## Integration
module Integration(input clk,
	 input rst,
	 output [31:0]mem_addr,
	 output [31:0]mem_wdata,
	 output mem_we,
	 input [31:0]mem_rdata
 );
 	wire [5:0]func;
	wire [31:0]signextend;
	wire [31:0]rs_data;
	wire [31:0]rt_data;
	 wire [31:0]mdr_result;
	 wire [31:0]A_out;
	  wire [31:0]B_out;
	  wire [31:0]alu_ou_result;
	   wire[3:0]alu_control;
	 wire zero;
	 wire [31:0]instruction;
	 wire [31:0]pc_out;
	 wire [31:0]jump_address;
	 wire [31:0]alu_result;
	 wire [5:0] opcode;
	 wire [4:0] rs;
	 wire [4:0] rt;
	 wire [4:0] rd;
	 wire PCWrite;
	 wire IorD;
	 wire MemWrite;
	 wire IRWrite;
	 wire ALUSrcA;
	 wire [1:0] ALUSrcB;
	 wire [1:0] ALUOp;
	 wire MemtoReg;
	 wire RegWrite;
	 wire RegDst;
	 wire PCWriteCond;
	 wire MemRead;
	 wire [1:0] PCSource;
	 wire Branch;
	assign instruction = mem_rdata;
	assign mem_addr = IorD ? alu_ou_result : pc_out;
	assign mem_wdata = B_out;
	assign mem_we = MemWrite;
PC pc (
    .clk(clk), 
    .rst(rst), 
    .jump_address(jump_address),
    .alu_ou_result(alu_ou_result),
    .alu_result(alu_result),
    .pc_source(PCSource), 
    .zero(zero),
    .pcwrite(PCWrite), 
    .pcwrite_cond(PCWriteCond),
    .pc_out(pc_out)
    );
	Instruction_reg IR (
    .instruction(instruction), 
    .IRwrite(IRWrite), 
    .clk(clk), 
    .rst(rst), 
    .opcode(opcode), 
    .func(func), 
    .jump_address(jump_address), 
    .rs(rs), 
    .rt(rt), 
    .rd(rd), 
    .signextend(signextend)
    );
	 memory_data_register mdr (
    .data_in(mem_rdata), 
    .clk(clk), 
    .rst(rst), 
    .mdr_result(mdr_result)
    );
	 controlunit control (
    .clk(clk), 
    .rst(rst), 
    .opcode(opcode), 
    .PCWrite(PCWrite), 
    .IorD(IorD), 
    .MemWrite(MemWrite), 
    .IRWrite(IRWrite), 
    .ALUSrcA(ALUSrcA), 
    .ALUSrcB(ALUSrcB), 
    .ALUOp(ALUOp), 
    .MemtoReg(MemtoReg), 
    .RegWrite(RegWrite), 
    .RegDst(RegDst), 
    .PCWriteCond(PCWriteCond), 
    .MemRead(MemRead), 
    .PCSource(PCSource), 
    .Branch(Branch)
    );
	Registers registermem (
    .clk(clk), 
    .rst(rst), 
    .rs(rs), 
    .rt(rt), 
    .rd(rd), 
    .regdst(RegDst), 
    .regwrite(RegWrite), 
    .memtoreg(MemtoReg), 
    .alu_ou_result(alu_ou_result), 
    .mdr_result(mdr_result), 
    .rs_data(rs_data), 
    .rt_data(rt_data)
    );
	 registerA Areg (
    .clk(clk), 
    .rst(rst), 
    .rs_data(rs_data), 
    .A_out(A_out)
    );
	 registerB Breg (
  ...
Settings: LEC_CHECK=0, CAP_MARGIN=20, CELL_PAD_IN_SITES_GLOBAL_PLACEMENT=3, CORE_ASPECT_RATIO=0.83, CORE_MARGIN=5, CORE_UTILIZATION=35, CTS_CLUSTER_SIZE=63, GPL_TIMING_DRIVEN=1, MAX_ROUTING_LAYER=met5, PLACE_DENSITY=0.55, SLEW_MARGIN=35, TNS_END_PERCENT=65; clock period 5.31 ns.
run.sh (not shown) runs the stock make flow with config.mk's settings and CLKGATE_MAP_FILE=.
The first run completed, yet does not pass: setup timing.
Edit:
Settings changed: CELL_PAD_IN_SITES_GLOBAL_PLACEMENT 3 to unset, CORE_ASPECT_RATIO 0.83 to unset, CORE_MARGIN 5 to 2, CORE_UTILIZATION 35 to 72, CTS_CLUSTER_SIZE 63 to 35, GPL_TIMING_DRIVEN 1 to unset, MAX_ROUTING_LAYER met5 to unset, PLACE_DENSITY 0.55 to unset, SLEW_MARGIN 35 to 20, TNS_END_PERCENT 65 to unset.
Clock period 5.31 ns to 5.74 ns, I/O delays scaled along.
Now the flow did not get past global routing (5_1_grt) with GRT-0232.
Area after synthesis does not change.
Die area came out lower by well over a third.
Synthesized cell count is unchanged.
Edit:
Settings changed: CORE_UTILIZATION 72 to 40, CTS_CLUSTER_SIZE 35 to unset.
Clock period 5.74 ns to 8.0 ns, I/O delays scaled along.
Result: Now the flow passed the timing, design-rule and antenna checks. Die area increases by 78%. Area after synthesis stays the same. Synthesized cell count is unchanged.
Edit:
Settings changed: CORE_UTILIZATION 40 to 66, SETUP_SLACK_MARGIN set to 1.35.
Clock period 8.0 ns to 5.74 ns, I/O delays scaled along.
Result: This time the run produced a layout that fails on setup timing. Design area is higher by 7.7%. Cell count fell by 3.6%. Critical path depth grows by 3. Global-route usage increases by 22 points. Non-clock buffer count rose by 229.

== tundra ==
Integration again, from the RTL that the note above started with.
make LEC_CHECK=0 ABC_AREA=1 CAP_MARGIN=20 CELL_PAD_IN_SITES_DETAIL_PLACEMENT=2 CELL_PAD_IN_SITES_GLOBAL_PLACEMENT=2 CORE_MARGIN=6 CORE_UTILIZATION=40 CTS_CLUSTER_DIAMETER=239 GPL_TIMING_DRIVEN=1 PLACE_DENSITY_LB_ADDON=0.22 SLEW_MARGIN=20 TNS_END_PERCENT=95 finish   # period 8.49 ns
For willow, these inputs were changed with respect to tundra:
# tundra
export LEC_CHECK = 0
export ABC_AREA = 1
export CAP_MARGIN = 20
export CELL_PAD_IN_SITES_DETAIL_PLACEMENT = 2
export CELL_PAD_IN_SITES_GLOBAL_PLACEMENT = 2
export CORE_MARGIN = 6
export CORE_UTILIZATION = 40
export CTS_CLUSTER_DIAMETER = 239
export GPL_TIMING_DRIVEN = 1
export PLACE_DENSITY_LB_ADDON = 0.22
export SLEW_MARGIN = 20
export TNS_END_PERCENT = 95
create_clock -name core_clock -period 8.49 [get_ports {clk}]
# willow
export LEC_CHECK = 0
export CAP_MARGIN = 20
export CORE_MARGIN = 2
export CORE_UTILIZATION = 71
export CTS_CLUSTER_SIZE = 41
export SETUP_SLACK_MARGIN = -0.37
export SLEW_MARGIN = 20
create_clock -name core_clock -period 4.84 [get_ports {clk}]
### Flow results
- Post-synth area from yosys stat of willow falls short of that of tundra by a few percent.
- The cell total in the yosys stat output in willow sits 1160 below the value recorded for tundra.
- tundra has a higher die size than willow.
- willow against tundra; count of cell types in the netlist is up by more than a quarter.
- Count of placed standard cells including taps, willow vs tundra: down by more than a quarter
- Cell area after technology mapping: willow vs tundra down about 2%
- Comparing mux share of post-synthesis cell area for tundra and willow, the bigger number came from willow.
- Summary: with tundra as the reference, gate count after technology mapping in willow moved down by more than a quarter.
- willow: it failed with a tool error in 5_1_grt, so there are no final results.
Here is what was changed in the inputs of zinc compared with willow.
# willow
export LEC_CHECK = 0
export CAP_MARGIN = 20
export CORE_MARGIN = 2
export CORE_UTILIZATION = 71
export CTS_CLUSTER_SIZE = 41
export SETUP_SLACK_MARGIN = -0.37
export SLEW_MARGIN = 20
create_clock -name core_clock -period 4.84 [get_ports {clk}]
# zinc
export LEC_CHECK = 0
export CAP_MARGIN = 20
export CORE_MARGIN = 2
export CORE_UTILIZATION = 65
export CTS_CLUSTER_SIZE = 41
export SETUP_SLACK_MARGIN = 1.59
export SLEW_MARGIN = 20
create_clock -name core_clock -period 6.27 [get_ports {clk}]
Notes after the runs:
zinc completed every stage of the flow, and the final layout passed the timing, design-rule and antenna checks. [compare] base=willow new=zinc: buffer count from post-CTS setup fixing rose by 22, HPWL after detailed placement fell by 12000 µm, number of placed instances, taps included fell by about 8%, total of cells resized after clock tree synthesis rose by 20%, post-cts hold-fix buffer tally stayed essentially flat. Delta (zinc minus willow): core area went up, placement row count +about 5.6%, floorplan-stage core utilization went down. Die area, willow and zinc: smaller value in willow.
